### flow/config.mk
export PLATFORM = sky130hd
export DESIGN_NAME = TL_UART
export DESIGN_NICKNAME = TL_UART
export VERILOG_FILES = /design/flow/design.v
export SDC_FILE = /design/flow/constraint.sdc
export NUM_CORES = 4
export LEC_CHECK = 0
export CAP_MARGIN = 35
export CORE_MARGIN = 2
export CORE_UTILIZATION = 30
export CTS_CLUSTER_DIAMETER = 97
export CTS_CLUSTER_SIZE = 14
export GPL_ROUTABILITY_DRIVEN = 0
export GPL_TIMING_DRIVEN = 0
export MIN_ROUTING_LAYER = met2
export PLACE_DENSITY_LB_ADDON = 0.04
export SLEW_MARGIN = 15
export TNS_END_PERCENT = 60
### flow/constraint.sdc
create_clock -name core_clock -period 5.47 [get_ports {uart_clock_i}]
set_input_delay 1.0940 -clock core_clock [delete_from_list [all_inputs] [get_ports {uart_clock_i}]]
set_output_delay 1.0940 -clock core_clock [all_outputs]
set_load 0.01 [all_outputs]
### flow/design.v
module fifo_sync #(
    parameter FW = 32,
    parameter DW = 32,
    parameter MD = 0,
    parameter SYNC_RD = 1,
    localparam WT_W = $clog2(FW)-1
) (
    input   wire logic          clk_i,
    input   wire logic          reset_i,
    input   wire logic          wr_en_i,
    input   wire logic [DW-1:0] wr_data_i,
    output  wire logic          full_o,
    input   wire logic          rd_i,
    output  logic      [DW-1:0] rd_data_o,
    output  wire logic          empty_o,
    output  logic               underflow_o,
    output  logic               overflow_o,
    input   wire logic [WT_W:0] threshold_i,
    output  wire logic          threshold_o
);
    reg [DW-1:0] fifo [0:FW-1];
    reg [$clog2(FW):0] read_ptr;
    reg [$clog2(FW):0] write_ptr;
    assign empty_o = (read_ptr == write_ptr);
    assign full_o = (write_ptr[$clog2(FW)] != read_ptr[$clog2(FW)]) & (read_ptr[$clog2(FW)-1:0] == write_ptr[$clog2(FW)-1:0]);
    always_ff @(posedge clk_i) begin
        if (reset_i) begin
            read_ptr <= 0;
            write_ptr <= 0;
        end
        if (~reset_i & wr_en_i & ~full_o) begin
            write_ptr <= write_ptr + 1;
        end
        if (~reset_i & rd_i & ~empty_o) begin
            read_ptr <= read_ptr + 1;
        end
    end
    always_ff @(posedge clk_i) begin
        if (~reset_i & wr_en_i & ~full_o) begin
            fifo[write_ptr[$clog2(FW)-1:0]] <= wr_data_i;
        end
        underflow_o <= empty_o & rd_i;
        overflow_o <= full_o & wr_en_i;
    end
    generate if (SYNC_RD) begin : __sfifo_if_synchronous_reads
        always_ff @(posedge clk_i) begin
            rd_data_o <= fifo[read_ptr[$clog2(FW)-1:0]];
        end
    end else begin : __sfifo_if_synchronous_reads
        assign rd_data_o = fifo[read_ptr[$clog2(FW)-1:0]];
    end endgenerate
    generate if (MD==0) begin : __sfifo_gen_lt
        assign threshold_o = (write_ptr[$clog2(FW)-1:0]-read_ptr[$clog2(FW)-1:0]) < threshold_i;
    end else if (MD==1) begin : __sfifo_gen_mt
        assign threshold_o = (write_ptr[$clog2(FW)-1:0]-read_ptr[$clog2(FW)-1:0]) > threshold_i;
    end else if (MD==3) begin : __sfifo_gen_le
        assign threshold_o = (write_ptr[$clog2(FW)-1:0]-read_ptr[$clog2(FW)-1:0]) <= threshold_i;
    end else if (MD==2) begin : __sfifo_gen_me
        assign threshold_o = (write_ptr[$clog2(FW)-1:0]-read_ptr[$clog2(FW)-1:0]) >= threshold_i;
    end endgenerate
endmodule
module tl_skdbf #(
    parameter DW   = 8,
    parameter SYNC = 0
) (
    input  wire logic          clk_i,
    input  wire logic          rst_i,
    input  wire logic          combinational_ready_i,
    output logic      [DW-1:0] cycle_data_o,
    output logic               cycle_vld_o,
    output logic               registered_ready_o,
    input  wire logic [DW-1:0] registered_data_i,
    input  wire logic          registered_vld_i
);
  reg [DW-1:0] held_data;
  reg held_vld;
  wire hold_data;
  assign hold_data = !combinational_ready_i & registered_ready_o & cycle_vld_o & registered_vld_i;
  assign registered_ready_o = !held_vld;
  always_ff @(posedge clk_i) begin
    if (rst_i) begin
      held_vld  <= '0;
      held_data <= '0;
    end else if (hold_data) begin
      held_data <= registered_data_i;
      held_vld  <= 1'b1;
    end else if (combinational_ready_i) begin
      held_vld <= '0;
    end
  end
  generate
    if (SYNC) begin : __skdbf_if_sync
      always_ff @(posedge clk_i) begin
        cycle_data_o <= held_vld ? held_data : registered_data_i;
        cycle_vld_o  <= rst_i ? 1'b0 : held_vld | registered_vld_i;
      end
    end else begin : __skdbf_if_async
      assign cycle_data_o = held_vld ? held_data : registered_data_i;
      assign cycle_vld_o  = held_vld | registered_vld_i;
    end
  endgenerate
endmodule
module uart_tx (
    input  wire        clock,
    input  wire        resetn,
    input  wire [15:0] bauddiv_i,      
    input  wire        tx_i,
    input  wire [ 7:0] tx_byte_i,
    output wire        tx_dequeue_o,
    output wire        tx_o,
    output wire        tx_busy_o
);
  reg start_q, byte_q, stop_q, cmpl_q, tx_q;
  reg [15:0] counter_q;
  reg [7:0] tx_byte_q;
  reg [2:0] byte_cnt_q;
  wire zero;
  assign zero = counter_q == 16'd0;
  assign tx_o = tx_q;
  assign tx_dequeue_o = cmpl_q;
  assign tx_busy_o = start_q | byte_q | stop_q | cmpl_q;
  always_ff @(posedge clock)
    if (!resetn || !(start_q || byte_q || stop_q) || zero || cmpl_q) counter_q <= bauddiv_i;
    else counter_q <= counter_q - 1'b1;
  always_ff @(posedge clock)
    if (!resetn || !(start_q | stop_q | byte_q | cmpl_q)) tx_q <= 1'b1;
    else if (cmpl_q) tx_q <= 1'b1;
    else if (stop_q) tx_q <= 1'b1;
    else if (byte_q) tx_q <= tx_byte_q[0];
    else if (start_q) tx_q <= 1'b0;
  always_ff @(posedge clock)
    if (!resetn || cmpl_q) start_q <= 1'b0;
    else if (!start_q) start_q <= tx_i;
  always_ff @(posedge clock)
    if (!resetn || cmpl_q) byte_q <= 1'b0;
    else if (!byte_q) byte_q <= start_q && zero;
  always_ff @(posedge clock)
    if (!resetn || cmpl_q) stop_q <= 1'b0;
    else if (!stop_q) stop_q <= byte_q && zero && (byte_cnt_q == 3'd7);
  always_ff @(posedge clock)
    if (!resetn || cmpl_q) byte_cnt_q <= 3'd0;
    else if (byte_q && zero) byte_cnt_q <= byte_cnt_q + 3'd1;
  always_ff @(posedge clock)
    if (!resetn || (tx_i && !start_q)) tx_byte_q <= tx_byte_i;
    else if (byte_q && zero) tx_byte_q <= {1'b0, tx_byte_q[7:1]};
  always_ff @(posedge clock)
    if (!resetn || cmpl_q) cmpl_q <= 1'b0;
    else if (!cmpl_q) cmpl_q <= stop_q && zero;
endmodule
module uart_rx (
    input  wire        clock,
    input  wire        resetn,
    input  wire [15:0] bauddiv_i,   
    input  wire        rx_i,
    output wire [ 7:0] rx_byte_o,
    output wire        rx_o,
    output wire        rx_busy_o
);
  (* ASYNC_REG = "TRUE" *) reg rx_q, rx_qq;
  reg sample_q, start_q, stop_q, hbit_q, cmpl_q;
  reg [15:0] counter_q;
  reg [ 7:0] rx_byte_q;
  reg [ 2:0] byte_cnt_q;
  wire rx, zero, sample_en, shift_en, last_shift;
  assign rx = !rx_qq;
  assign zero = counter_q == '0;
  assign sample_en = counter_q == {1'b0, bauddiv_i[15:1]};
  assign shift_en = zero && sample_q && start_q && !stop_q;
  assign last_shift = byte_cnt_q == 3'd7 && shift_en;
  assign rx_o = cmpl_q;
  assign rx_byte_o = rx_byte_q;
  assign rx_busy_o = sample_q | start_q | stop_q | hbit_q | cmpl_q;
  always_ff @(posedge clock)
    if (!resetn) rx_q <= 1'b1;
    else rx_q <= rx_i;
  always_ff @(posedge clock)
    if (!resetn) rx_qq <= 1'b1;
    else rx_qq <= rx_q;
  always_ff @(posedge clock)
    if ((!rx & !(sample_q | start_q)) || zero || !resetn || (sample_en & sample_q & rx & !start_q) || rx_o)
      counter_q <= bauddiv_i;
    else counter_q <= counter_q - 1'b1;
  always_ff @(posedge clock)
    if (rx_o || !resetn) sample_q <= 1'b0;
    else if (!sample_q) sample_q <= rx;
  always_ff @(posedge clock)
    if (rx_o || !resetn) start_q <= 1'b0;
    else if (!start_q) start_q <= sample_en & sample_q & rx;
  always_ff @(posedge clock)
    if (rx_o || !resetn) rx_byte_q <= 8'd0;
    else if (shift_en) rx_byte_q <= {rx_qq, rx_byte_q[7:1]};
  always_ff @(posedge clock)
    if (rx_o || !resetn) byte_cnt_q <= 3'd0;
    else if (shift_en) byte_cnt_q <= byte_cnt_q + 1'b1;
  always_ff @(posedge clock)
    if (rx_o || !resetn) stop_q <= 1'b0;
    else if (!stop_q) stop_q <= last_shift;
  always_ff @(posedge clock)
    if (rx_o || !resetn) hbit_q <= 1'b0;
    else if (stop_q && (counter_q == '0)) hbit_q <= 1'b1;
  always_ff @(posedge clock)
    if (rx_o || !resetn) cmpl_q <= 1'b0;
    else if (hbit_q && (counter_q == {1'b0, bauddiv_i[15:1]})) cmpl_q <= 1'b1;
endmodule
`default_nettype none
module TL_UART #(
    parameter [15:0] C_DEFAULT_BAUD_RATE = 16'd868,
    parameter C_DEFAULT_TX_ON = 1,
    parameter C_DEFAULT_RX_ON = 1,
    parameter C_TILELINK_ID_WIDTH = 1
) (
    input  wire                           uart_clock_i,
    input  wire                           uart_reset_i,
    input  wire [                    2:0] uart_a_opcode,
    input  wire [                    2:0] uart_a_param,
    input  wire [                    2:0] uart_a_size,
    input  wire [C_TILELINK_ID_WIDTH-1:0] uart_a_source,
    input  wire [                   11:0] uart_a_address,
    input  wire [                    3:0] uart_a_mask,
    input  wire [                   31:0] uart_a_data,
    input  wire                           uart_a_corrupt,
    input  wire                           uart_a_valid,
    output wire                           uart_a_ready,
    output wire [                    2:0] uart_d_opcode,
    output wire [                    1:0] uart_d_param,
    output wire [                    2:0] uart_d_size,
    output wire [C_TILELINK_ID_WIDTH-1:0] uart_d_source,
    output wire                           uart_d_denied,
    output wire [                   31:0] uart_d_data,
    output wire                           uart_d_corrupt,
    output wire                           uart_d_valid,
    input  wire                           uart_d_ready,
    input  wire                           UART_RX,
    output wire                           UART_TX,
    output wire                           UART_RX_IRQ,
    output wire                           UART_TX_IRQ
);
  localparam AW = 12;
  localparam IW = C_TILELINK_ID_WIDTH;
  wire          a_ready;
  wire          a_valid;
  wire [   2:0] a_opcode;
  /*verilator lint_off UNUSED*/
  wire [   2:0] a_param;
  /*verilator lint_on UNUSED*/
  wire [   2:0] a_size;
  wire [IW-1:0] a_source;
  wire [  11:0] a_address;
  wire [   3:0] a_mask;
  wire [  31:0] a_data;
  wire          a_corrupt;
  wire          d_ready;
  reg  [   2:0] d_opcode_q;
  reg  [   1:0] d_param_q;
  reg  [   2:0] d_size_q;
  reg  [IW-1:0] d_source_q;
  reg           d_denied_q;
  reg  [  15:0] d_data_q;
  reg           d_corrupt_q;
  reg           d_valid_q;
localparam [2:0] Get = 3'd4;
localparam [2:0] PutFullData = 3'd0;
localparam [2:0] PutPartialData = 3'd1;
localparam [2:0] ArithmeticData = 3'd2;
localparam [2:0] LogicalData = 3'd3;
localparam [2:0] AMOXOR = 3'd0;
localparam [2:0] AMOOR = 3'd1;
localparam [2:0] AMOAND = 3'd2;
localparam [2:0] AMOSWAP = 3'd3;
localparam [2:0] AMOMIN = 3'd0;
localparam [2:0] AMOMAX = 3'd1;
localparam [2:0] AMOMINU = 3'd2;
localparam [2:0] AMOMAXU = 3'd3;
localparam [2:0] AMOADD = 3'd4;
function automatic TL_isWriteTo(input [AW-1:0] address, input [AW-1:0] address_t);
  TL_isWriteTo = (address == address_t) && a_valid && (d_ready || !d_valid_q) && (a_opcode==PutFullData || a_opcode==PutPartialData || a_opcode==ArithmeticData || a_opcode==LogicalData);
endfunction
function automatic TL_isReadTo(input [AW-1:0] address, input [AW-1:0] address_t);
  TL_isReadTo = (address == address_t) && a_valid && (d_ready || !d_valid_q) && (a_opcode == Get || a_opcode==ArithmeticData || a_opcode==LogicalData);
endfunction
function automatic [2:0] TL_RetCode();
  TL_RetCode = (a_opcode == PutFullData || a_opcode == PutPartialData) ? 3'd0 : 3'd1;
endfunction
  assign d_ready = uart_d_ready;
  assign a_ready = d_ready || !d_valid_q;
  assign uart_d_opcode = d_opcode_q;
  assign uart_d_param = d_param_q;
  assign uart_d_size = d_size_q;
  assign uart_d_source = d_source_q;
  assign uart_d_denied = d_denied_q;
  assign uart_d_data = {16'd0, d_data_q};
  assign uart_d_corrupt = d_corrupt_q;
  assign uart_d_valid = d_valid_q;
  tl_skdbf #(
      .DW  (58 + IW),
      .SYNC(0)
  ) skdbf_inst (
      .clk_i(uart_clock_i),
      .rst_i(uart_reset_i),
      .combinational_ready_i(a_ready),
      .cycle_data_o({a_opcode, a_param, a_size, a_source, a_address, a_mask, a_data, a_corrupt}),
      .cycle_vld_o(a_valid),
      .registered_ready_o(uart_a_ready),
      .registered_data_i({
        uart_a_opcode,
        uart_a_param,
        uart_a_size,
        uart_a_source,
        uart_a_address,
        uart_a_mask,
        uart_a_data,
        uart_a_corrupt
      }),
      .registered_vld_i(uart_a_valid)
  );
  localparam [11:0] REG_UART_CTRL = 12'h000;  
  localparam [11:0] REG_UART_STATUS = 12'h004;   
  localparam [11:0] REG_UART_FIFOAX = 12'h008;   
  localparam [11:0] REG_UART_BAUDDIV = 12'h00C;   
  logic [15:0] UARTCTRL_q, UARTSTATS_q, FIFOAX_q, BAUDDIV_q, DATA_r;
  wire tx_dequeue, rx_enqueue, tx_full, tx_empty, rx_full, rx_empty, tx_underflow, tx_overflow, rx_underflow, rx_overflow, rx_threshold, tx_threshold, rx_busy, tx_busy;
  wire [7:0] rx_char, tx_char, rx_head;
  assign FIFOAX_q[7:0] = rx_empty ? 8'd0 : rx_head;
  reg
      RX_q,
      TX_q,
      RX_WATERMARK_IRQ_q,
      TX_WATERMARK_IRQ_q,
      RX_WATERMARK_IRQEN_q,
      TX_WATERMARK_IRQEN_q;
  reg [4:0] RX_WATERMARK_q, TX_WATERMARK_q;
  assign UARTCTRL_q = {
    2'd0, TX_WATERMARK_IRQEN_q, RX_WATERMARK_IRQEN_q, TX_WATERMARK_q, RX_WATERMARK_q, TX_q, RX_q
  };
  assign FIFOAX_q[15:8] = 8'd0;
  assign UARTSTATS_q = {
    8'd0,
    tx_busy,
    TX_WATERMARK_IRQ_q,
    tx_empty,
    tx_full,
    rx_busy,
    RX_WATERMARK_IRQ_q,
    rx_empty,
    rx_full
  };
  assign UART_RX_IRQ = RX_WATERMARK_IRQ_q;
  assign UART_TX_IRQ = TX_WATERMARK_IRQ_q;
  logic [15:0] w_val;
  assign w_val = a_data[15:0];
  always_ff @(posedge uart_clock_i)
    if (uart_reset_i) TX_q <= C_DEFAULT_TX_ON == 1 ? 1'b1 : 1'b0;
    else if (TL_isWriteTo(a_address, REG_UART_CTRL)) TX_q <= w_val[1];
  always_ff @(posedge uart_clock_i)
    if (uart_reset_i) RX_q <= C_DEFAULT_RX_ON == 1 ? 1'b1 : 1'b0;
    else if (TL_isWriteTo(a_address, REG_UART_CTRL)) RX_q <= w_val[0];
  always_ff @(posedge uart_clock_i)
    if (uart_reset_i) RX_WATERMARK_q <= 5'd0;
    else if (TL_isWriteTo(a_address, REG_UART_CTRL)) RX_WATERMARK_q <= w_val[6:2];
  always_ff @(posedge uart_clock_i)
    if (uart_reset_i) TX_WATERMARK_q <= 5'd0;
    else if (TL_isWriteTo(a_address, REG_UART_CTRL)) TX_WATERMARK_q <= w_val[11:7];
  always_ff @(posedge uart_clock_i)
    if (uart_reset_i) RX_WATERMARK_IRQEN_q <= 1'b0;
    else if (TL_isWriteTo(a_address, REG_UART_CTRL)) RX_WATERMARK_IRQEN_q <= w_val[12];
  always_ff @(posedge uart_clock_i)
    if (uart_reset_i) TX_WATERMARK_IRQEN_q <= 1'b0;
    else if (TL_isWriteTo(a_address, REG_UART_CTRL)) TX_WATERMARK_IRQEN_q <= w_val[13];
  always_ff @(posedge uart_clock_i)
    if (uart_reset_i) RX_WATERMARK_IRQ_q <= 1'b0;
    else if (TL_isWriteTo(a_address, REG_UART_STATUS)) RX_WATERMARK_IRQ_q <= w_val[2];
    else if (RX_WATERMARK_IRQEN_q & rx_threshold & !RX_WATERMARK_IRQ_q) RX_WATERMARK_IRQ_q <= 1'b1;
    else if (!RX_WATERMARK_IRQEN_q) RX_WATERMARK_IRQ_q <= 1'b0;
  always_ff @(posedge uart_clock_i)
    if (uart_reset_i) TX_WATERMARK_IRQ_q <= 1'b0;
    else if (TL_isWriteTo(a_address, REG_UART_STATUS)) TX_WATERMARK_IRQ_q <= w_val[6];
    else if (TX_WATERMARK_IRQEN_q & tx_threshold) TX_WATERMARK_IRQ_q <= 1'b1;
    else if (!TX_WATERMARK_IRQEN_q) TX_WATERMARK_IRQ_q <= 1'b0;
  always_ff @(posedge uart_clock_i)
    if (uart_reset_i) BAUDDIV_q <= C_DEFAULT_BAUD_RATE;
    else if (TL_isWriteTo(a_address, REG_UART_BAUDDIV)) BAUDDIV_q <= w_val[15:0];
  always_comb
    if (TL_isReadTo(a_address, REG_UART_CTRL)) DATA_r = UARTCTRL_q;
    else if (TL_isReadTo(a_address, REG_UART_STATUS)) DATA_r = UARTSTATS_q;
    else if (TL_isReadTo(a_address, REG_UART_FIFOAX)) DATA_r = FIFOAX_q;
    else if (TL_isReadTo(a_address, REG_UART_BAUDDIV)) DATA_r = BAUDDIV_q;
    else DATA_r = 16'd0;
  always_ff @(posedge uart_clock_i)
    if (uart_reset_i) begin
      d_valid_q <= 1'b0;
    end else if (a_valid && (d_ready || !d_valid_q)) begin
      d_valid_q <= 1'b1;
      d_opcode_q <= TL_RetCode();
      d_param_q <= '0;
      d_size_q <= a_size;
      d_source_q <= a_source;
      d_denied_q <= 1'b0;
      d_data_q <= DATA_r;
      d_corrupt_q <= 1'b0;
    end else if (d_ready) begin
      d_valid_q <= 1'b0;
    end
  fifo_sync #(
      .FW(32),
      .DW(8),
      .MD(1),
      .SYNC_RD(0)
  ) rx_fifo_inst (
      .clk_i(uart_clock_i),
      .reset_i(uart_reset_i),
      .wr_en_i(UARTCTRL_q[0] & rx_enqueue),
      .wr_data_i(rx_char),
      .full_o(rx_full),
      .rd_i(TL_isReadTo(a_address, REG_UART_FIFOAX)),
      .rd_data_o(rx_head),
      .empty_o(rx_empty),
      .underflow_o(rx_underflow),
      .overflow_o(rx_overflow),
      .threshold_i(UARTCTRL_q[6:2]),
      .threshold_o(rx_threshold)
  );
  fifo_sync #(
      .FW(32),
      .DW(8),
      .MD(1),
      .SYNC_RD(0)
  ) tx_fifo_inst (
      .clk_i(uart_clock_i),
      .reset_i(uart_reset_i),
      .wr_en_i(TL_isWriteTo(a_address, REG_UART_FIFOAX)),
      .wr_data_i(a_data[7:0]),
      .full_o(tx_full),
      .rd_i(tx_dequeue),
      .rd_data_o(tx_char),
      .empty_o(tx_empty),
      .underflow_o(tx_underflow),
      .overflow_o(tx_overflow),
      .threshold_i(UARTCTRL_q[11:7]),
      .threshold_o(tx_threshold)
  );
  uart_rx uart_reciever (
      .clock(uart_clock_i),
      .resetn(!uart_reset_i),
      .bauddiv_i(BAUDDIV_q),
      .rx_i(UART_RX),
      .rx_byte_o(rx_char),
      .rx_o(rx_enqueue),
      .rx_busy_o(rx_busy)
  );
  uart_tx uart_trasmitter (
      .clock(uart_clock_i),
      .resetn(!uart_reset_i),
      .bauddiv_i(BAUDDIV_q),
      .tx_i(UARTCTRL_q[1] & !tx_empty),
      .tx_byte_i(tx_char),
      .tx_dequeue_o(tx_dequeue),
      .tx_o(UART_TX),
      .tx_busy_o(tx_busy)
  );
  /*verilator lint_off UNUSED*/
  wire unused;
  assign unused = (|a_data[31:16]) | tx_underflow | rx_underflow | tx_overflow | rx_overflow | (|a_mask) | a_corrupt;
  /*verilator lint_on UNUSED*/
endmodule
### flow/run.sh
#!/bin/bash
# the make line also repeats each setting of config.mk as NAME=value (left out here)
make -C /OpenROAD-flow-scripts/flow DESIGN_CONFIG=/design/flow/config.mk WORK_HOME=/design/flow/orfs CLKGATE_MAP_FILE= finish
==> results_slide.txt, run 1 <==
Implementation Results

Power and ir drop
  – Sw frac: a little under a quarter
  – Power in the clock group: around 4 mW
  – Cell internal pwr: about 8.0 mW
  – Reported sequential group power: 5.80 mW
  – Seq pwr share: between 50% and 60%
  – Logic pwr share: between 5 and 6%
  – Comb power: ~560 µW
  – Total power: 10.44 mW
  – P_sw: ~2.4 mW
  – Largest power group: sequential cells
  – Peak supply drop: roughly 250 µV
  – Clock share of power: between 30% and 40%
  – Pwr dens: a little over 300 mW/mm²
  – Lkg Pwr: between 10 and 15 nW

Floorplan
  – Die H: 315.4 µm
  – Die Width: between 300 and 400 µm
  – FP Util: just over 30%
  – # IOs: roughly 110
  – Core area: 0.09642 mm²
  – Site row count: approximately 110
  – Chip Area: around 0.1 mm²

Finish
  – Final Net Count: roughly 2.1k
  – Final Non-Filler Cells: between 3k and 4k
  – Number of fillers in the final layout: approximately 9.4k
  – Area growth from synthesis to layout: 15.99%
  – Final core occ: approximately a third

Synthesis
  – Commonest cells in the netlist: edfxtp_1 (565), nor2_1 (171), nand2_1 (148)
  – Yosys chip area: 0.02909 mm²
  – Synthesized area per cell: approximately 16 µm²
  – Comb area leader: multiplexers
  – Synth async-reset ratio: 0%
  – Top-count cell post-synth: edfxtp_1
  – Count of library flops with an enable pin: around 570
  – Yosys Instances: ~1.8k
  – Synth flops: ~700
  – Synth Instances: roughly 1.8k
  – Largest area contributor in the netlist: edfxtp_1
  – Basic Gates by Area: under 10%
  – Sequential-to-total area share from yosys stat: 67.75%
  – Post-Synth XOR/XNOR Area: 2.228%
  – Synthesized cell area: between 0.02 and 0.03 mm²
  – Ys Warns: 5
  – Distinct lib cells: 69
  – Area fraction in compound gates: 3.987%
  – Top cell type's share of synthesized area: between 50% and 60%
  – Yosys adder share: 1.600%
  – Synth Flop Type: edfxtp_1
  – Area fraction in mux cells: approximately 14%
  – Top area cell types: edfxtp_1 (58%), mux4_2 (11%), dfxtp_1 (9.4%), nor2_1 (2.2%), nand2_1 (1.9%)

Worst setup path
  – CP startpoint kind: primary input
  – End of the critical path: tx_fifo_inst.fifo[0][5]$_DFFE_PP_
  – Worst reg2reg setup slack: around 1.4 ns
  – R2r startpoint: skdbf_inst.held_vld$_SDFFE_PP0P_
  – Worst path required time: roughly 5.8 ns
  – Worst path slowest cell: nor2_1
  – CP Class: in -> reg
  – Worst EP arrival: between 4 and 5 ns
  – R2R depth: 8
  – Setup crit end kind: flip-flop
  – Max stage delay on crit path: between 0.8 and 0.9 ns
  – Critical path fanouts, max: 8
  – Levels on crit path: 8
  – CP Cell Sequence: clkdlybuf4s50_1, mux2i_1, buf_4, nand3_1, nor3_1, and2_1, nand2_1, nor2_1
  – Top delay family on crit path: simple AND/OR/NAND/NOR gates
  – Setup crit start: uart_a_address[2]
  – Buf/Inv on CP: 2
  – FF-to-FF End: tx_fifo_inst.fifo[0][5]$_DFFE_PP_

Worst hold path
  – Hold Path End: uart_reciever.rx_qq$_SDFF_PP1_
  – Hold/Removal Path Class: reg -> reg
  – Hold Path Origin: uart_reciever.rx_q$_SDFF_PP1_
  – Hold-critical path depth: 1

GRT
  – GRT Total Usage: roughly a quarter
  – Pin count of the biggest net entering global routing: 35
  – First-pass GRT wire length: around 120,000 µm
  – GRT overflow: 0
  – Vias in the first global route: 24.61k
  – Initial antenna violation count: 0

Timing
  – Tcrit/Tclk final: 74.77%
  – Final setup violation count: 0
  – Slew margin rel.: 39.40%
  – Min cycle time layout: ~4.1 ns
  – Slew Limit Fails: 0
  – Clk_skew: between 0.04 and 0.05 ns
  – Worst-margin pin slew: 0.8861 ns
  – Hold Vio Cnt, Final: 0
  – Max Freq: approximately 240 MHz
  – Final setup margin: 1.380 ns
  – RSZ-0062 raised after global routing: false

Routing
  – Routed wire length: 81,460 µm
  – Via-to-Cell Ratio: approximately 6.3
  – DRC violations left: 0
  – Drt wl/cell: 24.19 µm
  – Total number of vias: around 21k
  – Drt pass-1 iters: around 50
  – DRT iter0 DRCs: approximately 2.4k
  – Routed Antenna Nets: 0

Clocking
  – PostCTS Resize Cnt: 0
  – Clk sinks: 702
  – Cts bufs inserted: ~57
  – CTS tree: done
  – Hold Buf Count CTS: 0
  – Clock Tree Root: clkbuf_16
  – # H-tree levels: 2
  – Clk slew on worst S/H paths: about 0.070 ns
  – CTS Buffer Depth: 3
  – Latest clock arrival within the worst-skew pair: between 0.6 and 0.7 ns
  – Post CTS Setup Buffer Count: 0

Outcome
  – Status: complete, no violations

Job
  – Log Warnings: 56
  – Max cap viols: 0

Placement
  – Placed Cells: around 3.2k
  – Dpl hpwl: 54,440 µm
  – Port bufs: 65
  – Pre-CTS WS: 0.6659 ns
layer usage:
| layer | GRT usage (%) | vias up | part of all wire, % |
|---|---|---|---|
| met2 | 30.49 | 6105 | 55 |
| li1 | - | 7323 | - |
| met5 | 3.646 | - | 0.64 |
| met4 | 3.393 | 18 | 3.8 |
| met3 | 31.77 | 353 | 40 |
| met1 | - | 7526 | 0 |
layout make-up:
type,instances,area [µm²],area share (%)
Tap cell,1276,1597,4.732
Sequential cell,702,19720,58.44
Buffer,107,578.1,1.713
Clock buffer,101,1633,4.839
Antenna cell,4,10.01,0.02966
Multi-Input combinational cell,1004,8752,25.94
Clock inverter,5,62.56,0.1854
Timing Repair Buffer,133,1257,3.727
Inverter,36,135.1,0.4005
metrics by stage:
step | hold WS [ns] | instance area, µm² | setup TNS (ns)
2_1_floorplan | 0.3895 | 29170 | 0
3_3_place_gp | 0.3953 | 31420 | -10.67
3_5_place_dp | 0.3957 | 31630 | 0
4_1_cts | 0.4121 | 33320 | 0
5_1_grt | 0.4315 | 33730 | 0
6_report | 0.4099 | 33740 | 0
==> run 2, diff against run 1 <==
Settings changed: ABC_AREA set to 1, CAP_MARGIN 35 to 20, CORE_ASPECT_RATIO set to 0.92, CORE_UTILIZATION 30 to 72, CTS_CLUSTER_DIAMETER 97 to not set, CTS_CLUSTER_SIZE 14 to not set, GPL_ROUTABILITY_DRIVEN 0 to not set, GPL_TIMING_DRIVEN 0 to not set, MIN_ROUTING_LAYER met2 to not set, PLACE_DENSITY set to 0.6, PLACE_DENSITY_LB_ADDON 0.04 to not set, SETUP_SLACK_MARGIN set to 1.92, SLEW_MARGIN 15 to 20, TNS_END_PERCENT 60 to not set.
Clock period 5.47 ns to 6.59 ns, I/O delays scaled along.
==> run 2 against run 1 <==
Non-clock buffer count decreased by 145. Clock skew is 0.019 ns lower. Clock-buffer cell count fell by 17. Hold slack better by 0.0035 ns. Final area shrank 0.75%. Largest power group unchanged.
==> results_slide.txt, run 2 <==
Implementation Results

Outcome
  – Status: complete, no violations

Clocking
  – Hold Buf Count CTS: 0
  – Post CTS Setup Buffer Count: 0
  – Clk sinks: 702
  – CTS tree: done
  – CTS Buffer Depth: 3
  – Clock Tree Root: clkbuf_16
  – PostCTS Resize Cnt: 0
  – Latest clock arrival within the worst-skew pair: ~0.60 ns
  – Cts bufs inserted: ~70
  – Clk slew on worst S/H paths: about 0.060 ns
  – # H-tree levels: 3

Synthesis
  – Synthesized cell area: slightly above 0.03 mm²
  – Distinct lib cells: between 40 and 50
  – Sequential-to-total area share from yosys stat: between 60% and 70%
  – Synth flops: about 700
  – Ys Warns: 5
  – Basic Gates by Area: between 15 and 20%
  – Synthesized area per cell: between 10 and 15 µm²
  – Area fraction in mux cells: less than 1%
  – Comb area leader: simple AND/OR/NAND/NOR gates
  – Area fraction in compound gates: 9.328%
  – Top cell type's share of synthesized area: 56.11%
  – Top area cell types: edfxtp_1 (56%), dfxtp_1 (9.1%), nand2_1 (6.2%), nor2_1 (5.2%), o21ai_0 (4.9%)
  – Count of library flops with an enable pin: between 500 and 600
  – Synth Instances: between 2k and 3k
  – Post-Synth XOR/XNOR Area: 1.535%
  – Yosys chip area: ~0.03 mm²
  – Commonest cells in the netlist: edfxtp_1 (565), nand2_1 (501), nor2_1 (421)
  – Synth async-reset ratio: 0%
  – Largest area contributor in the netlist: edfxtp_1
  – Top-count cell post-synth: edfxtp_1
  – Yosys Instances: around 2.9k
  – Synth Flop Type: edfxtp_1
  – Yosys adder share: between 1.5 and 2%

Worst setup path
  – Worst reg2reg setup slack: roughly 3.2 ns
  – R2R depth: 12
  – CP Class: in -> reg
  – Setup crit end kind: flip-flop
  – R2r startpoint: skdbf_inst.held_vld$_SDFFE_PP0P_
  – Setup crit start: uart_a_address[8]
  – Worst path required time: approximately 6.8 ns
  – Worst path slowest cell: nor2_1
  – CP startpoint kind: primary input
  – Worst EP arrival: a little over 4 ns
  – Buf/Inv on CP: 1
  – Critical path fanouts, max: 11
  – Top delay family on crit path: simple AND/OR/NAND/NOR gates
  – End of the critical path: tx_fifo_inst.fifo[27][0]$_DFFE_PP_
  – FF-to-FF End: d_data_q[1]$_DFFE_PP_
  – Max stage delay on crit path: a little under 0.8 ns
  – Levels on crit path: 10
  – CP Cell Sequence: clkdlybuf4s50_1, nor2_1, nand3_1, nand2_1, nand3_2, nor2_4, nand2_2, nor2_4, nand2_1, nor2_1

Routing
  – DRC violations left: 0
  – Routed Antenna Nets: 0
  – Drt wl/cell: 20.47 µm
  – Total number of vias: about 22k
  – Via-to-Cell Ratio: 6.149
  – Drt pass-1 iters: 8
  – Routed wire length: just over 70,000 µm
  – DRT iter0 DRCs: ~2.6k

Timing
  – Final setup violation count: 0
  – Max Freq: between 200 and 300 MHz
  – Worst-margin pin slew: approximately 1.1 ns
  – RSZ-0062 raised after global routing: false
  – Clk_skew: roughly 0.023 ns
  – Tcrit/Tclk final: between 50% and 60%
  – Min cycle time layout: slightly below 4 ns
  – Slew margin rel.: 27.49%
  – Total Neg Setup Slack: 0 ns
  – Slew Limit Fails: 0
  – Hold Vio Cnt, Final: 0

GRT
  – Vias in the first global route: ~21k
  – GRT Total Usage: between 30% and 40%
  – First-pass GRT wire length: ~110,000 µm
  – Initial antenna violation count: 1
  – Pin count of the biggest net entering global routing: roughly 110
  – GRT overflow: 0

Finish
  – Final Net Count: between 3k and 4k
  – Area growth from synthesis to layout: 10.77%
  – Finished Cell Area: about 0.033 mm²
  – Number of fillers in the final layout: between 2k and 2.5k

Placement
  – Port bufs: 65
  – Placed Area: about 0.031 mm²
  – GPL Wtd Cong: 0.9130
  – Dpl hpwl: between 40,000 and 50,000 µm

Power and ir drop
  – Seq pwr share: approximately half
  – P_sw: roughly 2.0 mW
  – Lkg Pwr: about 13 nW
  – Power in the clock group: approximately 4.1 mW
  – Pwr dens: about 280 mW/mm²
  – Cell internal pwr: ~7.4 mW
  – Clock share of power: 43.6%
  – Largest power group: sequential cells
  – Reported sequential group power: a little under 5 mW
  – Sw frac: between 20% and 30%
  – Logic pwr share: between 5 and 6%
  – Comb power: roughly 500 µW
  – Peak supply drop: about 210 µV

Job
  – Max cap viols: 0
  – Log Warnings: between 60 and 70

Worst hold path
  – Hold/Removal Path Class: reg -> reg
  – Hold Path End: uart_reciever.rx_qq$_SDFF_PP1_
  – Hold Path Origin: uart_reciever.rx_q$_SDFF_PP1_
  – Hold-critical path depth: 1

Floorplan
  – Die Width: around 220 µm
  – Chip Area: approximately 0.044 mm²
  – FP Util: 73.51%
  – # IOs: approximately 110
  – Site row count: 71
  – Die H: between 200 and 250 µm
  – Core area: roughly 0.04 mm²
## run 2: final cells by class
class	count	area (µm²)	share of cell area, %
Sequential cell	702	19720	58.87
Multi-Input combinational cell	1826	8956	26.74
Clock buffer	84	1856	5.540
Timing Repair Buffer	95	923.4	2.757
Inverter	221	830.8	2.481
Tap cell	547	684.4	2.044
Clock inverter	38	520.5	1.554
Antenna cell	1	2.502	0.007472
## run 2: layer usage
| metal | wire length [µm] | global-route usage (%) | up-vias |
|---|---|---|---|
| met3 | 6797 | 6.288 | 168 |
| met2 | 35110 | 53.50 | 1141 |
| met1 | 27880 | 45.59 | 10338 |
| met5 | 0 | 0 | - |
| met4 | 2134 | 10.96 | 0 |
| li1 | - | - | 9960 |
## run 2: stage by stage
step | power [mW] | setup WS, ns | util (%) | hold slack (ns) | cells
after global placement | 5.377 | 2.288 | 75.47 | 0.3922 | 3388
after global routing | 9.673 | 2.589 | 81.43 | 0.4319 | 3514
final | 9.448 | 2.736 | 81.43 | 0.4134 | 3514
after detailed placement | 5.403 | 2.186 | 75.57 | 0.3971 | 3390
after floorplan | 5.241 | 2.973 | - | 0.3895 | 2922
after CTS | 9.450 | 2.819 | 81.35 | 0.4132 | 3512
==> run 3, diff against run 2 <==
Settings changed: ABC_AREA 1 to not set, CAP_MARGIN 20 to 10, CELL_PAD_IN_SITES_DETAIL_PLACEMENT set to 2, CELL_PAD_IN_SITES_GLOBAL_PLACEMENT set to 2, CORE_ASPECT_RATIO 0.92 to 1.76, CORE_MARGIN 2 to 5, CORE_UTILIZATION 72 to 65, CTS_CLUSTER_DIAMETER set to 72, GPL_ROUTABILITY_DRIVEN set to 0, GPL_TIMING_DRIVEN set to 0, MAX_ROUTING_LAYER set to met5, MIN_ROUTING_LAYER set to met2, SETUP_SLACK_MARGIN 1.92 to not set, TNS_END_PERCENT set to 40.
Clock period 6.59 ns to 8.0 ns, I/O delays scaled along.
==> run 3 against run 2 <==
The run now fails in detailed placement (3_5_place_dp). Synthesized cell count down 37%. Die size is 13% higher. Synthesized area decreased by 3.8%.
==> results_slide.txt, run 3 <==
Physical Implementation Snapshot

Synthesis
  – Top cell type's share of synthesized area: between 50% and 60%
  – Synthesized area per cell: between 15 and 20 µm²
  – Comb area leader: multiplexers
  – Yosys Instances: 1,828
  – Distinct lib cells: 69
  – Top area cell types: edfxtp_1 (58%), mux4_2 (11%), dfxtp_1 (9.4%), nor2_1 (2.2%), nand2_1 (1.9%)
  – Ys Warns: 5
  – Commonest cells in the netlist: edfxtp_1 (565), nor2_1 (171), nand2_1 (148)
  – Yosys adder share: under 10%
  – Sequential-to-total area share from yosys stat: between 60 and 70%
  – Area fraction in compound gates: between 3 and 4%
  – Top-count cell post-synth: edfxtp_1
  – Synthesized cell area: between 0.02 and 0.03 mm²
  – Synth Flop Type: edfxtp_1
  – Synth async-reset ratio: 0%
  – Synth flops: about 700
  – Synth Instances: around 1.8k
  – Post-Synth XOR/XNOR Area: around 2.2%
  – Count of library flops with an enable pin: approximately 570
  – Yosys chip area: between 0.02 and 0.03 mm²
  – Basic Gates by Area: under 10%
  – Area fraction in mux cells: about 14%
  – Largest area contributor in the netlist: edfxtp_1

Floorplan
  – Core area: 0.04459 mm²
  – # IOs: roughly 110
  – Chip Area: slightly below 0.05 mm²
  – FP Util: between 60% and 70%
  – Site row count: roughly 100
  – Die Width: 169.5 µm
  – Die H: roughly 290 µm

Outcome
  – Status: did not finish
  – Tool Error: [ERROR DPL-0033] detailed placement checks failed during check placement.
  – Failed at: detailed placement (3_5_place_dp)

Placement
  – Port bufs: ~65
[run 3: per-stage QoR]
step / hold WS [ns] / cells / power, mW / setup slack (ns)
after floorplan: 0.3895 / 1849 / 4.263 / 4.063
after global placement: 0.3980 / 2491 / 4.397 / 1.211
==> run 4, diff against run 3 <==
Settings changed: CAP_MARGIN 10 to 15, CELL_PAD_IN_SITES_DETAIL_PLACEMENT 2 to not set, CELL_PAD_IN_SITES_GLOBAL_PLACEMENT 2 to not set, CORE_ASPECT_RATIO 1.76 to 0.97, CORE_MARGIN 5 to 2, CORE_UTILIZATION 65 to 72, CTS_CLUSTER_DIAMETER 72 to not set, CTS_CLUSTER_SIZE set to 39, GPL_ROUTABILITY_DRIVEN 0 to not set, GPL_TIMING_DRIVEN 0 to not set, HOLD_SLACK_MARGIN set to 0.3, MAX_ROUTING_LAYER met5 to met4, MIN_ROUTING_LAYER met2 to not set, PLACE_DENSITY 0.6 to 0.65, TNS_END_PERCENT 40 to not set.
Clock period 8.0 ns to 2.67 ns, I/O delays scaled along.
==> run 4 against run 3 <==
Now clean on timing, DRC and antenna. Synthesized cell count did not move. Die size fell by 15%. Synthesized area did not move.
==> results_slide.txt, run 4 <==
Implementation Results

Placement
  – Port bufs: approximately 65
  – Dpl hpwl: 44,020 µm
  – Placed Area: around 0.032 mm²
  – GPL Wtd Cong: between 0.9 and 1

Synthesis
  – Ys Warns: 5
  – Commonest cells in the netlist: edfxtp_1 (565), nor2_1 (171), nand2_1 (148)
  – Count of library flops with an enable pin: around 570
  – Yosys adder share: about 1.6%
  – Largest area contributor in the netlist: edfxtp_1
  – Basic Gates by Area: 7.518%
  – Synthesized area per cell: about 16 µm²
  – Comb area leader: multiplexers
  – Sequential-to-total area share from yosys stat: between 60% and 70%
  – Yosys chip area: ~0.029 mm²
  – Synth flops: between 700 and 800
  – Synth Instances: ~1.8k
  – Top cell type's share of synthesized area: 58.32%
  – Area fraction in mux cells: 14.45%
  – Area fraction in compound gates: under 10%
  – Distinct lib cells: ~69
  – Synth async-reset ratio: 0%
  – Synth Flop Type: edfxtp_1
  – Top area cell types: edfxtp_1 (58%), mux4_2 (11%), dfxtp_1 (9.4%), nor2_1 (2.2%), nand2_1 (1.9%)
  – Yosys Instances: ~1.8k
  – Top-count cell post-synth: edfxtp_1
  – Synthesized cell area: 0.02909 mm²
  – Post-Synth XOR/XNOR Area: around 2.2%

Routing
  – Drt pass-1 iters: 5
  – DRC violations left: 0
  – Drt wl/cell: between 20 and 30 µm
  – DRT iter0 DRCs: between 2k and 2.5k
  – Routed wire length: about 72,000 µm
  – Total number of vias: around 17k
  – Routed Antenna Nets: 0
  – Via-to-Cell Ratio: 6.572

Timing
  – Min cycle time layout: 2.591 ns
  – Total Neg Setup Slack: 0 ns
  – Clk_skew: 0.01793 ns
  – Slew margin rel.: between 30% and 40%
  – Worst-margin pin slew: between 0.9 and 1 ns
  – Tcrit/Tclk final: a little over nine tenths
  – Hold WS: ~0.42 ns
  – Hold Vio Cnt, Final: 0
  – Final setup violation count: 0
  – RSZ-0062 raised after global routing: true
  – Slew Limit Fails: 0
  – Max Freq: approximately 390 MHz

Worst setup path
  – CP startpoint kind: flip-flop
  – CP Cell Sequence: inv_2, ha_4, inv_2, fa_2, a21o_1, a21oi_2, xor2_2, ha_1, o21ai_2, a21oi_2, a2bb2oi_2, o211ai_1, a21oi_1
  – Worst reg2reg setup slack: 0.08 ns
  – Worst path slowest cell: edfxtp_1
  – Levels on crit path: 13
  – Buf/Inv on CP: 2
  – Worst path required time: between 3 and 4 ns
  – Max stage delay on crit path: between 0.4 and 0.5 ns
  – Worst EP arrival: between 3 and 4 ns
  – R2r startpoint: rx_fifo_inst.write_ptr[0]$_SDFFCE_PN0P_
  – CP Class: reg -> reg
  – Top delay family on crit path: AND-OR/OR-AND gates
  – FF-to-FF End: RX_WATERMARK_IRQ_q$_SDFFE_PP0P_
  – Setup crit start: rx_fifo_inst.write_ptr[0]$_SDFFCE_PN0P_
  – R2R depth: 13
  – Critical path fanouts, max: 2
  – End of the critical path: RX_WATERMARK_IRQ_q$_SDFFE_PP0P_
  – Setup crit end kind: flip-flop

GRT
  – GRT overflow: 0
  – GRT Total Usage: between 30% and 40%
  – Vias in the first global route: between 15k and 20k
  – First-pass GRT wire length: ~110,000 µm
  – Pin count of the biggest net entering global routing: about 46
  – Initial antenna violation count: 2

Floorplan
  – Core area: 0.03991 mm²
  – Die H: slightly above 200 µm
  – Die Width: between 200 and 250 µm
  – FP Util: 72.89%
  – Chip Area: approximately 0.042 mm²
  – # IOs: ~110
  – Site row count: 72

Job
  – Max cap viols: 0
  – Log Warnings: approximately 59

Finish
  – Logic area: between 0.008 and 0.009 mm²
  – Finished Cell Area: 0.03401 mm²
  – Final Net Count: 2,186
  – Number of fillers in the final layout: 1,762
  – Final core occ: around 85%
  – Area growth from synthesis to layout: 16.90%
  – Register area: 0.01972 mm²

Clocking
  – Hold Buf Count CTS: 0
  – Clock Tree Root: clkbuf_16
  – Clk sinks: roughly 700
  – Cts bufs inserted: a little under 70
  – CTS tree: done
  – Latest clock arrival within the worst-skew pair: between 0.5 and 0.6 ns
  – # H-tree levels: 3
  – CTS Buffer Depth: 3
  – Clk slew on worst S/H paths: 0.07 ns

Power and ir drop
  – Seq pwr share: a little over half
  – Clock share of power: between 40% and 50%
  – Pwr dens: approximately 670 mW/mm²
  – Largest power group: sequential cells
  – Peak supply drop: 606.0 µV
  – Power in the clock group: approximately 9.7 mW
  – Cell internal pwr: 17.96 mW
  – Total power: roughly 23 mW
  – Logic pwr share: approximately 5%
  – Comb power: between 1 and 1.5 mW
  – Reported sequential group power: roughly 12 mW
  – P_sw: roughly 4.8 mW
  – Lkg Pwr: 11.56 nW
  – Sw frac: about a fifth

Outcome
  – Status: complete, no violations

Worst hold path
  – Hold Path Origin: uart_reciever.rx_q$_SDFF_PP1_
  – Hold/Removal Path Class: reg -> reg
  – Hold Path End: uart_reciever.rx_qq$_SDFF_PP1_
  – Hold-critical path depth: 1
## run 4: final cells by class
cell class                      count  area share (%)
Sequential cell                   702           58.00
Inverter                           36          0.3974
Multi-Input combinational cell   1004           25.98
Clock buffer                       88           5.504
Timing Repair Buffer              273           7.196
Tap cell                          518           1.906
Clock inverter                     33          0.9971
Antenna cell                        3         0.02208
## run 4: timing repair
item,4_1_cts,5_1_grt
setup endpoints to repair,4,506
buffers inserted,4,3
pin swaps,1,9
resized,4,18
## run 4: metrics by stage
| stage | std cells | setup WS, ns |
|---|---|---|
| finish | 2657 | 0.07921 |
| global route | 2656 | -0.05518 |
| CTS | 2651 | 0.007227 |
| detailed placement | 2526 | -0.3655 |
| global placement | 2526 | -0.3190 |
| floorplan | 1849 | 0.1125 |
## run 4: per-layer routing
metal	up-vias	routed length, µm	global-route usage, %	share of wire, %
met1	8734	26610	46.67	37
met3	200	6293	6.635	8.8
met2	1069	35680	57.86	50
met5	-	0	-	0
met4	0	3191	15.29	4.4
li1	7458	-	-	-
==> run 5, diff against run 4 <==
Settings changed: ABC_AREA set to 0, CORE_ASPECT_RATIO 0.97 to not set, CORE_UTILIZATION 72 to 46, CTS_CLUSTER_DIAMETER set to 120, CTS_CLUSTER_SIZE 39 to not set, GPL_ROUTABILITY_DRIVEN set to 0, HOLD_SLACK_MARGIN 0.3 to 0.12, MAX_ROUTING_LAYER met4 to not set, PLACE_DENSITY 0.65 to not set, PLACE_DENSITY_LB_ADDON set to 0.25, SETUP_SLACK_MARGIN set to -0.03, SLEW_MARGIN 20 to 15, TNS_END_PERCENT set to 10.
Clock period 2.67 ns to 2.96 ns, I/O delays scaled along.
==> run 5 against run 4 <==
Cell count grew 11%. Clock power down 6.0%. Setup slack gained 0.014 ns. Still clean. First-iteration DRC count shrank 50%. Critical path type unchanged. Clock skew up 0.0065 ns. Sequential cell count did not move. Hold slack got worse by 0.081 ns. Global-route usage fell by 17 points. Maximum frequency is 9.6% lower. Utilization is 31 points lower. Synthesized area is the same. Die size rose by 55%.
==> results_slide.txt, run 5 <==
Implementation Results

Routing
  – Drt pass-1 iters: 7
  – Total number of vias: 16.07k
  – DRT iter0 DRCs: 1,226
  – Met1 wire length: ~28,000 µm
  – Drt wl/cell: around 21 µm
  – Routed Antenna Nets: 0
  – N_diodes: 0
  – Max layer used: met4
  – Met2 Wirelength: about 30,000 µm
  – Met3 WL: ~3400 µm
  – Routed wire length: ~63,000 µm
  – Via-to-Cell Ratio: approximately 5.5
  – DRC violations left: 0

Clocking
  – Clk slew on worst S/H paths: ~0.06 ns
  – Clk sinks: ~700
  – Hold Buf Count CTS: 0
  – Post CTS Setup Buffer Count: 0
  – PostCTS Resize Cnt: 0
  – CTS Buffer Depth: 3
  – CTS tree: done
  – Clock Tree Root: clkbuf_16
  – # H-tree levels: 3
  – Latest clock arrival within the worst-skew pair: around 0.6 ns
  – Cts bufs inserted: between 70 and 80

Finish
  – Register area: slightly below 0.02 mm²
  – Area growth from synthesis to layout: 17.01%
  – Final Non-Filler Cells: roughly 2.9k
  – Number of fillers in the final layout: roughly 5.0k
  – Final Net Count: between 2k and 2.5k
  – Logic area: around 0.0088 mm²

Power and ir drop
  – Power in the clock group: about 9.1 mW
  – Reported sequential group power: roughly 11 mW
  – Sw frac: 20.60%
  – Cell internal pwr: between 15 and 20 mW
  – Largest power group: sequential cells
  – Pwr dens: 610.0 mW/mm²
  – Clock share of power: ~44%
  – P_sw: approximately 4.3 mW
  – Comb power: 899 µW
  – Lkg Pwr: 11.33 nW
  – Logic pwr share: around 4.3%
  – Seq pwr share: 51.8%
  – Peak supply drop: roughly 420 µV
  – Total power: a little over 20 mW

Worst hold path
  – Hold-critical path depth: 2
  – Hold Path End: BAUDDIV_q[4]$_SDFFE_PP0P_
  – Hold/Removal Path Class: in -> reg
  – Hold Path Origin: uart_reset_i

Synthesis
  – Commonest cells in the netlist: edfxtp_1 (565), nor2_1 (171), nand2_1 (148)
  – Largest area contributor in the netlist: edfxtp_1
  – Count of library flops with an enable pin: 565
  – Ys Warns: 5
  – Yosys chip area: roughly 0.029 mm²
  – Yosys adder share: under 10%
  – Area fraction in compound gates: approximately 4.0%
  – Top cell type's share of synthesized area: between 50 and 60%
  – Top-count cell post-synth: edfxtp_1
  – Top area cell types: edfxtp_1 (58%), mux4_2 (11%), dfxtp_1 (9.4%), nor2_1 (2.2%), nand2_1 (1.9%)
  – Comb area leader: multiplexers
  – Post-Synth XOR/XNOR Area: under 10%
  – Distinct lib cells: 69
  – Basic Gates by Area: 7.518%
  – Synth async-reset ratio: 0%
  – Synthesized area per cell: 15.91 µm²
  – Sequential-to-total area share from yosys stat: 67.75%
  – Synth Flop Type: edfxtp_1
  – Yosys Instances: 1,828
  – Synth flops: between 700 and 800
  – Synthesized cell area: approximately 0.029 mm²
  – Area fraction in mux cells: 14.45%
  – Synth Instances: ~1.8k

Worst setup path
  – CP Class: reg -> reg
  – CP startpoint kind: flip-flop
  – R2r startpoint: rx_fifo_inst.write_ptr[0]$_SDFFCE_PN0P_
  – Critical path fanouts, max: 8
  – Worst reg2reg setup slack: 0.09 ns
  – Max stage delay on crit path: around 0.47 ns
  – Levels on crit path: 9
  – R2R depth: 9
  – End of the critical path: rx_fifo_inst.fifo[13][0]$_DFFE_PP_
  – Setup crit start: rx_fifo_inst.write_ptr[0]$_SDFFCE_PN0P_
  – FF-to-FF End: rx_fifo_inst.fifo[13][0]$_DFFE_PP_
  – CP Cell Sequence: inv_1, ha_1, nand4_1, nor2_1, a211oi_1, buf_4, nand2_1, nor2_1, buf_4
  – Top delay family on crit path: simple AND/OR/NAND/NOR gates
  – Worst path required time: 3.26 ns
  – Buf/Inv on CP: 3
  – Worst EP arrival: 3.17 ns
  – Worst path slowest cell: edfxtp_1
  – Setup crit end kind: flip-flop

GRT
  – Initial antenna violation count: 0
  – Vias in the first global route: between 15k and 20k
  – First-pass GRT wire length: just under 100,000 µm
  – GRT overflow: 0
  – GRT Total Usage: slightly below 20%
  – Pin count of the biggest net entering global routing: 35

Timing
  – Clk_skew: 0.02443 ns
  – Worst-margin pin slew: between 1 and 1.5 ns
  – Hold Vio Cnt, Final: 0
  – Slew margin rel.: between 20% and 30%
  – Max Freq: approximately 350 MHz
  – Tcrit/Tclk final: between 90% and 100%
  – Slew Limit Fails: 0
  – Hold WS: approximately 0.34 ns
  – Min cycle time layout: 2.867 ns
  – Final setup violation count: 0

Floorplan
  – FP Util: between 40% and 50%
  – Core area: about 0.063 mm²
  – Die Width: ~260 µm
  – # IOs: 112
  – Site row count: about 92
  – Die H: ~260 µm
  – Chip Area: ~0.065 mm²

Job
  – Log Warnings: around 56
  – Max cap viols: 0

Placement
  – Dpl hpwl: between 40,000 and 50,000 µm
  – Port bufs: between 60 and 70
  – Placed Cells: between 2k and 3k

Outcome
  – Status: complete, no violations
-- run 5: final cells by class --
type | count | area share [%]
Multi-Input combinational cell | 1004 | 25.73
Inverter | 36 | 0.3970
Tap cell | 846 | 3.110
Timing Repair Buffer | 224 | 5.815
Clock inverter | 36 | 1.386
Sequential cell | 702 | 57.94
Clock buffer | 91 | 5.624
-- run 5: stage by stage --
stage	cell area (µm²)	setup TNS [ns]	util, %	setup slack, ns
after global placement	31650	-52.13	50.36	-0.2386
after detailed placement	31650	-56.01	50.36	-0.2667
after floorplan	29170	-0.5100	-	-0.02429
after CTS	34040	0	54.16	0.1376
after global routing	34040	-0.07827	54.16	-0.01976
final	34040	0	54.16	0.09323
-- run 5: layer usage --
metal / global-route usage (%) / vias to the layer above
met4: 6.400 / 0
met1: 27.70 / 8130
li1: - / 7390
met5: 0 / -
met2: 30.23 / 457
met3: 2.966 / 96
==> run 6, diff against run 5 <==
Settings changed: ABC_AREA 0 to not set, CAP_MARGIN 15 to 20, CORE_UTILIZATION 46 to 70, CTS_CLUSTER_DIAMETER 120 to 240, CTS_CLUSTER_SIZE set to 31, GPL_ROUTABILITY_DRIVEN 0 to not set, HOLD_SLACK_MARGIN 0.12 to 0.29, PLACE_DENSITY set to 0.6, PLACE_DENSITY_LB_ADDON 0.25 to not set, SETUP_SLACK_MARGIN -0.03 to not set, SLEW_MARGIN 15 to 20, TNS_END_PERCENT 10 to not set.
Clock period 2.96 ns to 7.54 ns, I/O delays scaled along.
==> run 6 against run 5 <==
Final area decreased by 9.5%. Largest cell class unchanged. Critical path type is now in -> reg. Highest routed layer unchanged. Via count decreased by 4.4%. Still clean on timing, DRC and antenna. Largest power group unchanged. Combinational power decreased by 63%.
==> results_slide.txt, run 6 <==
Implementation Results

Worst setup path
  – Setup crit end kind: flip-flop
  – Worst EP arrival: 4.46 ns
  – Max stage delay on crit path: 0.77 ns
  – FF-to-FF End: tx_fifo_inst.fifo[30][5]$_DFFE_PP_
  – R2r startpoint: skdbf_inst.held_vld$_SDFFE_PP0P_
  – Top delay family on crit path: simple AND/OR/NAND/NOR gates
  – Setup crit start: uart_a_address[1]
  – CP startpoint kind: primary input
  – Buf/Inv on CP: 1
  – Worst path required time: 7.78 ns
  – CP Cell Sequence: clkdlybuf4s50_1, nor4_1, nand4_1, a221oi_4, and2_1, nand2_1, nor2_1
  – Levels on crit path: 7
  – Critical path fanouts, max: 8
  – CP Class: in -> reg
  – Worst reg2reg setup slack: approximately 3.4 ns
  – R2R depth: 7
  – Worst path slowest cell: nor2_1
  – End of the critical path: tx_fifo_inst.fifo[30][5]$_DFFE_PP_

Timing
  – Total Neg Setup Slack: 0 ns
  – Max Freq: roughly 240 MHz
  – Hold Vio Cnt, Final: 0
  – Slew margin rel.: 26.22%
  – RSZ-0062 raised after global routing: false
  – Clk_skew: 0.02498 ns
  – Tcrit/Tclk final: 55.93%
  – Hold WS: 0.4262 ns
  – Worst-margin pin slew: approximately 1.1 ns
  – Min cycle time layout: approximately 4.2 ns
  – Slew Limit Fails: 0
  – Final setup violation count: 0

Clocking
  – Post CTS Setup Buffer Count: 0
  – # H-tree levels: 1
  – CTS Buffer Depth: 3
  – PostCTS Resize Cnt: 0
  – Hold Buf Count CTS: 0
  – Clock Tree Root: clkbuf_16
  – Cts bufs inserted: 26
  – Clk sinks: about 700
  – CTS tree: done
  – Clk slew on worst S/H paths: between 0.1 and 0.15 ns
  – Latest clock arrival within the worst-skew pair: around 0.62 ns

Synthesis
  – Yosys chip area: approximately 0.029 mm²
  – Top cell type's share of synthesized area: 58.32%
  – Count of library flops with an enable pin: 565
  – Comb area leader: multiplexers
  – Largest area contributor in the netlist: edfxtp_1
  – Post-Synth XOR/XNOR Area: 2.228%
  – Distinct lib cells: around 70
  – Yosys Instances: about 1.8k
  – Yosys adder share: ~1.6%
  – Sequential-to-total area share from yosys stat: about two thirds
  – Synthesized area per cell: roughly 16 µm²
  – Synth Instances: ~1.8k
  – Synth async-reset ratio: 0%
  – Top-count cell post-synth: edfxtp_1
  – Area fraction in mux cells: 14.45%
  – Area fraction in compound gates: 3.987%
  – Basic Gates by Area: roughly 7.5%
  – Commonest cells in the netlist: edfxtp_1 (565), nor2_1 (171), nand2_1 (148)
  – Synth flops: about 700
  – Synthesized cell area: just under 0.03 mm²
  – Top area cell types: edfxtp_1 (58%), mux4_2 (11%), dfxtp_1 (9.4%), nor2_1 (2.2%), nand2_1 (1.9%)
  – Synth Flop Type: edfxtp_1
  – Ys Warns: 5

Routing
  – N_diodes: 0
  – Drt wl/cell: ~25 µm
  – DRT iter0 DRCs: roughly 1.6k
  – Total number of vias: ~15k
  – DRC violations left: 0
  – Drt pass-1 iters: 5
  – Routed wire length: a little under 60,000 µm
  – Routed Antenna Nets: 0
  – Via-to-Cell Ratio: between 6 and 7

Outcome
  – Status: complete, no violations

Placement
  – Dpl hpwl: 38,620 µm
  – Placed Area: ~0.03 mm²
  – Placed Cells: 2,350
  – Port bufs: approximately 65
  – GPL Wtd Cong: between 0.8 and 0.9

Power and ir drop
  – Largest power group: sequential cells
  – Power in the clock group: roughly 1.8 mW
  – Logic pwr share: around 5.2%
  – Comb power: about 330 µW
  – Reported sequential group power: between 4 and 5 mW
  – Seq pwr share: approximately two thirds
  – Pwr dens: around 210 mW/mm²
  – Sw frac: 20.94%
  – P_sw: roughly 1.3 mW
  – Peak supply drop: approximately 200 µV
  – Lkg Pwr: 9.749 nW
  – Clock share of power: between 20% and 30%
  – Cell internal pwr: ~5.0 mW

GRT
  – Initial antenna violation count: 0
  – Pin count of the biggest net entering global routing: roughly 80
  – GRT overflow: 0
  – Vias in the first global route: 15.36k
  – GRT Total Usage: 27.59%
  – First-pass GRT wire length: approximately 90,000 µm

Finish
  – Area growth from synthesis to layout: 5.880%
  – Final Net Count: 1,947
  – Finished Cell Area: approximately 0.031 mm²
  – Final Non-Filler Cells: between 2k and 2.5k
  – Final core occ: roughly three quarters

Floorplan
  – FP Util: roughly 71%
  – Site row count: approximately 74
  – Die H: 207.9 µm
  – Chip Area: 0.04320 mm²
  – Die Width: between 200 and 250 µm
  – Core area: 0.04092 mm²
  – # IOs: about 110

Job
  – Max cap viols: 0
  – Log Warnings: a little under 60

Worst hold path
  – Hold Path End: uart_reciever.rx_qq$_SDFF_PP1_
  – Hold-critical path depth: 1
  – Hold/Removal Path Class: reg -> reg
  – Hold Path Origin: uart_reciever.rx_q$_SDFF_PP1_
## run 6: metrics by stage
step	setup WS, ns	power (mW)
floorplan	3.695	4.523
global placement	2.752	4.623
detailed placement	2.735	4.635
CTS	3.375	6.346
global route	3.043	6.498
finish	3.323	6.322
## run 6: routing by layer
| layer | up-vias | routed length, µm | GRT usage (%) | share of wire [%] |
|---|---|---|---|---|
| li1 | 6937 | - | - | - |
| met1 | 7804 | 23640 | 39.17 | 40 |
| met2 | 540 | 29890 | 46.13 | 51 |
| met3 | 82 | 3765 | 3.207 | 6.4 |
| met4 | 0 | 1625 | 7.997 | 2.8 |
| met5 | - | 0 | 0 | 0 |
## run 6: area by class of cell
cell class / count / area, µm²
flip-flops and latches: 702 / 19730
repair buffers: 77 / 753.2
inverters: 36 / 135.1
multi-input cells: 1004 / 8760
well taps: 532 / 665.6
fillers: 2475 / 10120
clock buffers: 46 / 725.7
clock inverters: 2 / 32.53
==> run 7, diff against run 6 <==
Settings changed: CORE_UTILIZATION 70 to 65, CTS_CLUSTER_DIAMETER 240 to 24, CTS_CLUSTER_SIZE 31 to not set, HOLD_SLACK_MARGIN 0.29 to not set, SETUP_SLACK_MARGIN set to 1.13.
Clock period 7.54 ns to 6.56 ns, I/O delays scaled along.
==> run 7 against run 6 <==
Still clean on timing, DRC and antenna. Synthesized cell count is the same. Final area is 17% higher. Synthesized area did not move. Critical path type unchanged.
==> results_slide.txt, run 7 <==
Implementation Results

Worst setup path
  – Setup crit start: uart_a_address[7]
  – Levels on crit path: 7
  – Worst EP arrival: about 4.6 ns
  – Worst path required time: roughly 6.9 ns
  – FF-to-FF End: tx_fifo_inst.fifo[16][3]$_DFFE_PP_
  – Setup crit end kind: flip-flop
  – CP Class: in -> reg
  – Critical path fanouts, max: 8
  – Worst reg2reg setup slack: 2.55 ns
  – End of the critical path: tx_fifo_inst.fifo[16][3]$_DFFE_PP_
  – R2R depth: 7
  – CP Cell Sequence: clkdlybuf4s50_1, nor4_1, nand4_1, a221oi_4, and2_1, nand2_1, nor2_1
  – Top delay family on crit path: simple AND/OR/NAND/NOR gates
  – R2r startpoint: skdbf_inst.held_vld$_SDFFE_PP0P_
  – Buf/Inv on CP: 1
  – CP startpoint kind: primary input
  – Worst path slowest cell: nor2_1
  – Max stage delay on crit path: 0.92 ns

Routing
  – N_diodes: 0
  – DRT iter0 DRCs: 1,835
  – Drt pass-1 iters: 5
  – Via-to-Cell Ratio: roughly 6.3
  – Drt wl/cell: 26.48 µm
  – Total number of vias: roughly 17k
  – Routed Antenna Nets: 0
  – Routed wire length: 71,670 µm
  – DRC violations left: 0

Synthesis
  – Synthesized cell area: roughly 0.029 mm²
  – Commonest cells in the netlist: edfxtp_1 (565), nor2_1 (171), nand2_1 (148)
  – Synth Flop Type: edfxtp_1
  – Sequential-to-total area share from yosys stat: between 60% and 70%
  – Area fraction in compound gates: between 3 and 4%
  – Post-Synth XOR/XNOR Area: under 10%
  – Top-count cell post-synth: edfxtp_1
  – Synth flops: about 700
  – Basic Gates by Area: under 10%
  – Distinct lib cells: 69
  – Top cell type's share of synthesized area: 58.32%
  – Ys Warns: 5
  – Yosys Instances: approximately 1.8k
  – Synth async-reset ratio: 0%
  – Comb area leader: multiplexers
  – Yosys chip area: between 0.02 and 0.03 mm²
  – Area fraction in mux cells: 14.45%
  – Synth Instances: roughly 1.8k
  – Synthesized area per cell: 15.91 µm²
  – Top area cell types: edfxtp_1 (58%), mux4_2 (11%), dfxtp_1 (9.4%), nor2_1 (2.2%), nand2_1 (1.9%)
  – Largest area contributor in the netlist: edfxtp_1
  – Yosys adder share: 1.600%
  – Count of library flops with an enable pin: 565

Timing
  – Final setup margin: roughly 2.3 ns
  – Hold WS: about 0.43 ns
  – Slew margin rel.: about a third
  – Min cycle time layout: between 4 and 5 ns
  – Tcrit/Tclk final: 65.20%
  – Clk_skew: roughly 0.026 ns
  – Slew Limit Fails: 0
  – Worst-margin pin slew: 1.010 ns
  – Total Neg Setup Slack: 0 ns
  – Hold Vio Cnt, Final: 0
  – RSZ-0062 raised after global routing: false
  – Final setup violation count: 0
  – Max Freq: 233.8 MHz

Clocking
  – PostCTS Resize Cnt: 0
  – Post CTS Setup Buffer Count: 0
  – CTS Buffer Depth: 3
  – Hold Buf Count CTS: 0
  – # H-tree levels: 4
  – Clk slew on worst S/H paths: 0.04 ns
  – CTS tree: done
  – Clock Tree Root: clkbuf_16
  – Cts bufs inserted: between 150 and 200
  – Latest clock arrival within the worst-skew pair: roughly 0.7 ns
  – Clk sinks: 702

Finish
  – Logic area: between 0.008 and 0.009 mm²
  – Finished Cell Area: 0.03588 mm²
  – Number of fillers in the final layout: around 2.2k
  – Register area: 0.01973 mm²
  – Final Non-Filler Cells: ~2.7k
  – Final Net Count: around 2.1k
  – Final core occ: between 80% and 90%
  – Area growth from synthesis to layout: 23.35%

Placement
  – Port bufs: 65
  – Pre-CTS WS: 1.927 ns
  – GPL Wtd Cong: 0.8089
  – Dpl hpwl: about 38,000 µm
  – Placed Cells: between 2k and 2.5k
  – Placed Area: 0.03008 mm²

Worst hold path
  – Hold Path End: uart_reciever.rx_qq$_SDFF_PP1_
  – Hold/Removal Path Class: reg -> reg
  – Hold-critical path depth: 1
  – Hold Path Origin: uart_reciever.rx_q$_SDFF_PP1_

GRT
  – Vias in the first global route: between 15k and 20k
  – GRT Total Usage: a little under a third
  – Initial antenna violation count: 1
  – First-pass GRT wire length: about 110,000 µm
  – GRT overflow: 0
  – Pin count of the biggest net entering global routing: 68

Job
  – Max cap viols: 0
  – Log Warnings: between 50 and 60

Power and ir drop
  – Logic pwr share: 2.8%
  – Cell internal pwr: 10.86 mW
  – Seq pwr share: between 30% and 40%
  – Largest power group: the clock network
  – P_sw: 2.875 mW
  – Clock share of power: roughly three fifths
  – Total power: roughly 14 mW
  – Comb power: ~380 µW
  – Sw frac: between 20% and 30%
  – Lkg Pwr: 12.15 nW
  – Power in the clock group: 8.47 mW
  – Peak supply drop: around 290 µV
  – Pwr dens: 382.8 mW/mm²
  – Reported sequential group power: 4.88 mW

Floorplan
  – # IOs: around 110
  – Die H: ~220 µm
  – Die Width: about 220 µm
  – Core area: approximately 0.044 mm²
  – Site row count: around 77
  – Chip Area: approximately 0.046 mm²
  – FP Util: approximately 66%

Outcome
  – Status: complete, no violations
run 7: cell type report:
| type | count | share of cell area, % |
|---|---|---|
| Timing Repair Buffer | 76 | 2.113 |
| Tap cell | 592 | 2.064 |
| Multi-Input combinational cell | 1004 | 24.43 |
| Clock buffer | 184 | 11.76 |
| Clock inverter | 113 | 4.268 |
| Sequential cell | 702 | 54.99 |
| Inverter | 36 | 0.3766 |
run 7: layer usage:
metal / up-vias / wire length (µm) / global-route usage [%]
met3: 137 / 4867 / 6.653
li1: 7347 / - / -
met5: - / 9 / 0
met4: 2 / 2222 / 13.01
met1: 8699 / 28020 / 41.90
met2: 830 / 36550 / 52.56
No activity file was given, so power comes from the tool's default toggle rates.
